amber:
==> flow/design.v <==
module badicecream(input         Clk,                 
                             Reset,               
                             frame_clk,           
                input [10:0]   DrawX, DrawY ,    
				input [15:0]   keycode,				  
               	output logic is_BI	,			 
				output logic [10:0] BI_X, BI_Y,
				input logic up_wall, down_wall , left_wall, right_wall,
				output logic [10:0] BI_X_Pos, BI_Y_Pos,
				output logic [5:0] BI_BlkX_Pos, BI_BlkY_Pos
              );
	enum logic[2:0] { 
					 right=3'b000, 
					 left=3'b001,
					 up=3'b010,
					 down=3'b011,
					 Halted=3'b100} Dir, Dir_in, Dir_delayed, Dir_delayed_in;
    parameter [10:0] BI_X_Corner = 11'd64;   
    parameter [10:0] BI_Y_Corner = 11'd95;   
    parameter [5:0] BI_Blk_X_Corner = 6'd1;   
    parameter [5:0] BI_Blk_Y_Corner = 6'd1;   
    parameter [10:0] BI_X_Step = 10'd1;       
    parameter [10:0] BI_Y_Step = 10'd1;       
    parameter  BI_sizeX = 6'd32;         
	parameter  BI_sizeY = 6'd48;
	logic [5:0] frame_counter, per_frame_counter;   
	logic [5:0] frame_counter_in, per_frame_counter_in;
	logic [5:0] pace_counter, pace_counter_in;
    logic [10:0] BI_X_Motion, BI_Y_Motion;
    logic [10:0] BI_X_Pos_in, BI_X_Motion_in, BI_Y_Pos_in, BI_Y_Motion_in;
	logic [5:0] BI_BlkX_Pos_in, BI_BlkY_Pos_in;
	logic [2:0] health;
	assign health = 3'd1;    
    logic frame_clk_delayed, frame_clk_rising_edge;
   always_ff @ (posedge Clk) 
	begin
        frame_clk_delayed <= frame_clk;
        frame_clk_rising_edge <= (frame_clk == 1'b1) && (frame_clk_delayed == 1'b0);
		if (Reset)
		begin
			frame_counter <= 6'b0;
			per_frame_counter <= 6'b0;
		end
		else
		begin
			frame_counter <= frame_counter_in;
			per_frame_counter <=  per_frame_counter_in;
		end
    end
	always_comb
	begin
		frame_counter_in = frame_counter;
		per_frame_counter_in = per_frame_counter;
		if (frame_clk_rising_edge)    
		begin
		per_frame_counter_in = per_frame_counter+6'b1;
		if((per_frame_counter) == 6'b000111)  
			begin
				per_frame_counter_in=6'b0;
				frame_counter_in = frame_counter+6'b1;
				if((frame_counter ) == 6'b100)  
				begin
					frame_counter_in=6'b0;
				end
			end
		end
	end
    always_ff @ (posedge Clk)
    begin
        if (Reset)
        begin
            BI_X_Pos <= BI_X_Corner;
            BI_Y_Pos <= BI_Y_Corner;
			BI_BlkX_Pos <= BI_Blk_X_Corner;
			BI_BlkY_Pos <= BI_Blk_Y_Corner;
            BI_X_Motion <= 10'd0;
            BI_Y_Motion <= 10'd0;
			pace_counter <= 6'd0;
				Dir <= Halted;
				Dir_delayed <= down;
        end
        else
        begin
			pace_counter <= pace_counter_in;
            BI_X_Pos <= BI_X_Pos_in;
            BI_Y_Pos <= BI_Y_Pos_in;
            BI_X_Motion <= BI_X_Motion_in;
            BI_Y_Motion <= BI_Y_Motion_in;
			BI_BlkX_Pos <= BI_BlkX_Pos_in;
			BI_BlkY_Pos <= BI_BlkY_Pos_in;
			Dir <= Dir_in;
			Dir_delayed <= Dir_delayed_in;
        end
    end
    always_comb
    begin
		pace_counter_in = pace_counter;
        BI_X_Pos_in = BI_X_Pos;
        BI_Y_Pos_in = BI_Y_Pos;
		BI_X_Motion_in = BI_X_Motion;
		BI_Y_Motion_in = BI_Y_Motion;
        BI_BlkX_Pos_in = BI_BlkX_Pos;    
        BI_BlkY_Pos_in = BI_BlkY_Pos;
		Dir_in = Dir;
		Dir_delayed_in = Dir_delayed;
		if(health != 0)
		begin
			if (frame_clk_rising_edge)
			begin
            	BI_X_Pos_in = BI_X_Pos + BI_X_Motion_in;
            	BI_Y_Pos_in = BI_Y_Pos + BI_Y_Motion_in;
				if (Dir == Halted)  
				begin
					if ((keycode[7:0] == 8'd26) || ((keycode[15:8] == 8'd26 )))  
					begin
						Dir_delayed_in = up;
						if(up_wall)
						begin
							BI_Y_Motion_in = 0;
							BI_X_Motion_in = 0;
							Dir_in = Halted;
						end
						else
						begin
							BI_Y_Motion_in = -BI_Y_Step;
							BI_X_Motion_in = 0;
							Dir_in = up;	
						end
					end
					else if (((keycode[7:0] == 8'd4) || keycode[15:8] == 8'd4 ))  
						begin
							Dir_delayed_in = left;
							if (left_wall)			
							begin
								BI_X_Motion_in = 0;
								BI_Y_Motion_in = 0;
								Dir_in = Halted;
							end
							else
							begin
								BI_Y_Motion_in = 0;
								BI_X_Motion_in = -BI_X_Step;
								Dir_in = left;
							end
						end
					else if((keycode[7:0] == 8'd22) || ((keycode[15:8] == 8'd22 )))  
						begin
							Dir_delayed_in = down;
							if (down_wall) 
							begin
								BI_Y_Motion_in = 0;
								BI_X_Motion_in = 0;
							Dir_in = Halted;
							end
							else
							begin
								BI_Y_Motion_in = BI_Y_Step;
								BI_X_Motion_in = 0;
								Dir_in = down;
							end
						end
					else if (((keycode[7:0]) == 8'd7) || ((keycode[15:8]) == 8'd7))  
						begin
							Dir_delayed_in = right;
							if(right_wall) 
							begin
								BI_X_Motion_in = 0;
								BI_Y_Motion_in = 0;
								Dir_in = Halted;
							end
							else
							begin
								BI_Y_Motion_in = 0;
								BI_X_Motion_in = BI_X_Step;
								Dir_in = right;	
							end
						end
					else
						begin              
						end
				end
				else  
				begin
					pace_counter_in = pace_counter + 6'd1;
					if(pace_counter == 6'd31)
					begin
						pace_counter_in = 6'd0;
						case(Dir)
							left:
							begin
								BI_BlkX_Pos_in = BI_BlkX_Pos -1;
							end
							right:
							begin
								BI_BlkX_Pos_in = BI_BlkX_Pos +1;
							end
							up:
							begin
								BI_BlkY_Pos_in = BI_BlkY_Pos -1;
							end
							down:
							begin
								BI_BlkY_Pos_in = BI_BlkY_Pos +1;
							end
							default:
							begin
								BI_BlkY_Pos_in = 0;  
							end
						endcase
						Dir_in = Halted;
						BI_Y_Motion_in = 0;
						BI_X_Motion_in = 0;						
					end
				end
			end
        end
    end
    int DistX, DistY, Size;
    assign DistX = DrawX - BI_X_Pos;
    assign DistY = DrawY - BI_Y_Pos;
    always_comb begin
		   if (DistX < BI_sizeX && DistX >= 0 && DistY<=0 && -DistY < BI_sizeY)
		  begin
        is_BI = 1'b1;
				BI_X = DrawX - BI_X_Pos+({5'b0, frame_counter}*32);
				BI_Y = DrawY - BI_Y_Pos+BI_sizeY-1+ Dir_delayed_in*48;
		  end
        else
		  begin
        is_BI = 1'b0;
				BI_X = 0;
				BI_Y = 0;
        end
    end
endmodule
==> flow/config.mk <==
export PLATFORM = sky130hd
export DESIGN_NAME = badicecream
export DESIGN_NICKNAME = badicecream
export VERILOG_FILES = /design/flow/design.v
export SDC_FILE = /design/flow/constraint.sdc
export NUM_CORES = 4
export LEC_CHECK = 0
export CAP_MARGIN = 20
export CELL_PAD_IN_SITES_DETAIL_PLACEMENT = 2
export CORE_MARGIN = 5
export CORE_UTILIZATION = 27
export CTS_CLUSTER_SIZE = 10
export GPL_ROUTABILITY_DRIVEN = 0
export MIN_ROUTING_LAYER = met2
export SLEW_MARGIN = 40
export TNS_END_PERCENT = 60
==> flow/constraint.sdc <==
create_clock -name core_clock -period 11.9 [get_ports {Clk}]
set_input_delay 2.3800 -clock core_clock [delete_from_list [all_inputs] [get_ports {Clk}]]
set_output_delay 2.3800 -clock core_clock [all_outputs]
set_load 0.01 [all_outputs]
run.sh (not shown) runs the stock make flow with config.mk's settings and CLKGATE_MAP_FILE=.
amber: full flow OK, the timing, DRC and antenna checks passed
The following lists how violet was set up differently from amber:
# amber
export LEC_CHECK = 0
export CAP_MARGIN = 20
export CELL_PAD_IN_SITES_DETAIL_PLACEMENT = 2
export CORE_MARGIN = 5
export CORE_UTILIZATION = 27
export CTS_CLUSTER_SIZE = 10
export GPL_ROUTABILITY_DRIVEN = 0
export MIN_ROUTING_LAYER = met2
export SLEW_MARGIN = 40
export TNS_END_PERCENT = 60
create_clock -name core_clock -period 11.9 [get_ports {Clk}]
# violet
export LEC_CHECK = 0
export CAP_MARGIN = 20
export CORE_MARGIN = 2
export CORE_UTILIZATION = 66
export SETUP_SLACK_MARGIN = 0.2
export SLEW_MARGIN = 20
create_clock -name core_clock -period 7.72 [get_ports {Clk}]
--- outcome ---
- Ran to the end and failed final checks on negative setup slack: violet.
- Going from amber to violet, the count of final setup violators was found to have gone up by 12.
- Re setup slack of the most critical reg-to-reg path: violet and amber aren't equal, and the lower value belongs to violet.
- Measured against amber, the final cell count of violet comes out at 0.910 times the reference value.
- Cmp violet vs amber: global-route usage higher in violet
- Of violet and amber, amber shows the lower count of buffering cells on the critical path with inverters included, with violet above it.
- Slowest cell on the critical path = or4b_2: amber; slowest cell on the critical path = or4_4: violet
- Higher utilization was reported by violet, not amber.
- As far as synthesized netlist cell count is concerned, amber and violet perform about the same.
- In violet, the per-cell routed wire length came out 6.5 µm above the value in amber.
#### Input delta (yarrow over violet)
# violet
export LEC_CHECK = 0
export CAP_MARGIN = 20
export CORE_MARGIN = 2
export CORE_UTILIZATION = 66
export SETUP_SLACK_MARGIN = 0.2
export SLEW_MARGIN = 20
create_clock -name core_clock -period 7.72 [get_ports {Clk}]
# yarrow
export LEC_CHECK = 0
export CAP_MARGIN = 20
export CORE_MARGIN = 2
export CORE_UTILIZATION = 28
export SETUP_SLACK_MARGIN = 0.2
export SLEW_MARGIN = 20
create_clock -name core_clock -period 8.15 [get_ports {Clk}]
[summary]
Of yarrow and violet, only violet fails to finish with a clean layout.
Core utilization: yarrow < violet
yarrow improves on violet in switching power of the nets.
Going from violet to yarrow, max-cap check violation count level, count of non-filler cells in the finished layout rose by 134.
Input changes introduced in nickel (baseline for comparison: yarrow):
# yarrow
export LEC_CHECK = 0
export CAP_MARGIN = 20
export CORE_MARGIN = 2
export CORE_UTILIZATION = 28
export SETUP_SLACK_MARGIN = 0.2
export SLEW_MARGIN = 20
create_clock -name core_clock -period 8.15 [get_ports {Clk}]
# nickel
export LEC_CHECK = 0
export CAP_MARGIN = 20
export CORE_MARGIN = 2
export CORE_UTILIZATION = 40
export SETUP_SLACK_MARGIN = 0.2
export SLEW_MARGIN = 20
create_clock -name core_clock -period 7.72 [get_ports {Clk}]
[summary]
- Headroom to the max-slew limit improves in nickel relative to yarrow.
- Comparing yarrow and nickel, worst-case setup slack after placement is higher on yarrow.
- Reported for yarrow and nickel, number of CTS-inserted buffers turned out identical to the last digit.
Changes in quartz relative to nickel:
# nickel
export LEC_CHECK = 0
export CAP_MARGIN = 20
export CORE_MARGIN = 2
export CORE_UTILIZATION = 40
export SETUP_SLACK_MARGIN = 0.2
export SLEW_MARGIN = 20
create_clock -name core_clock -period 7.72 [get_ports {Clk}]
# quartz
export LEC_CHECK = 0
export ABC_AREA = 1
export CAP_MARGIN = 20
export CORE_MARGIN = 2
export CORE_UTILIZATION = 40
export GPL_ROUTABILITY_DRIVEN = 0
export SETUP_SLACK_MARGIN = 0.2
export SLEW_MARGIN = 30
create_clock -name core_clock -period 8.0 [get_ports {Clk}]
quartz: die span in x about 3% above nickel. quartz ended with less routed wire length per instance than nickel. nickel has a higher synthesized area per cell than quartz. Looking at destination of the critical timing path, the BI_Y[0] result is from quartz; the BI_Y[6] one comes from nickel.
### quartz -> raven
# quartz
export LEC_CHECK = 0
export ABC_AREA = 1
export CAP_MARGIN = 20
export CORE_MARGIN = 2
export CORE_UTILIZATION = 40
export GPL_ROUTABILITY_DRIVEN = 0
export SETUP_SLACK_MARGIN = 0.2
export SLEW_MARGIN = 30
create_clock -name core_clock -period 8.0 [get_ports {Clk}]
# raven
export LEC_CHECK = 0
export ABC_AREA = 1
export CAP_MARGIN = 20
export CORE_MARGIN = 2
export CORE_UTILIZATION = 62
export SETUP_SLACK_MARGIN = 0.2
export SLEW_MARGIN = 20
create_clock -name core_clock -period 4.29 [get_ports {Clk}]
==> results <==
- Number of clock buffers in the layout (raven over quartz): decrease, 4
- Ran to the end and failed final checks on negative setup slack: raven.
- quartz: PASS, flow complete, no timing, DRC or antenna violations
- raven against quartz; wire length of the first global-routing pass is up by more than a quarter.
- The timing startpoint of the critical path comes out DrawY[4] in one run and DrawY[0] in the other, namely in raven and quartz respectively.
- Cell depth of the worst setup path was higher in quartz than in raven.
- Taking quartz as the reference, in raven multi-input gate area in the final layout higher, clock latency reported for the late side of the worst-skew pair climbed 0.06 ns.
Power figures rest on the tool's default switching activity, not on a simulated workload.
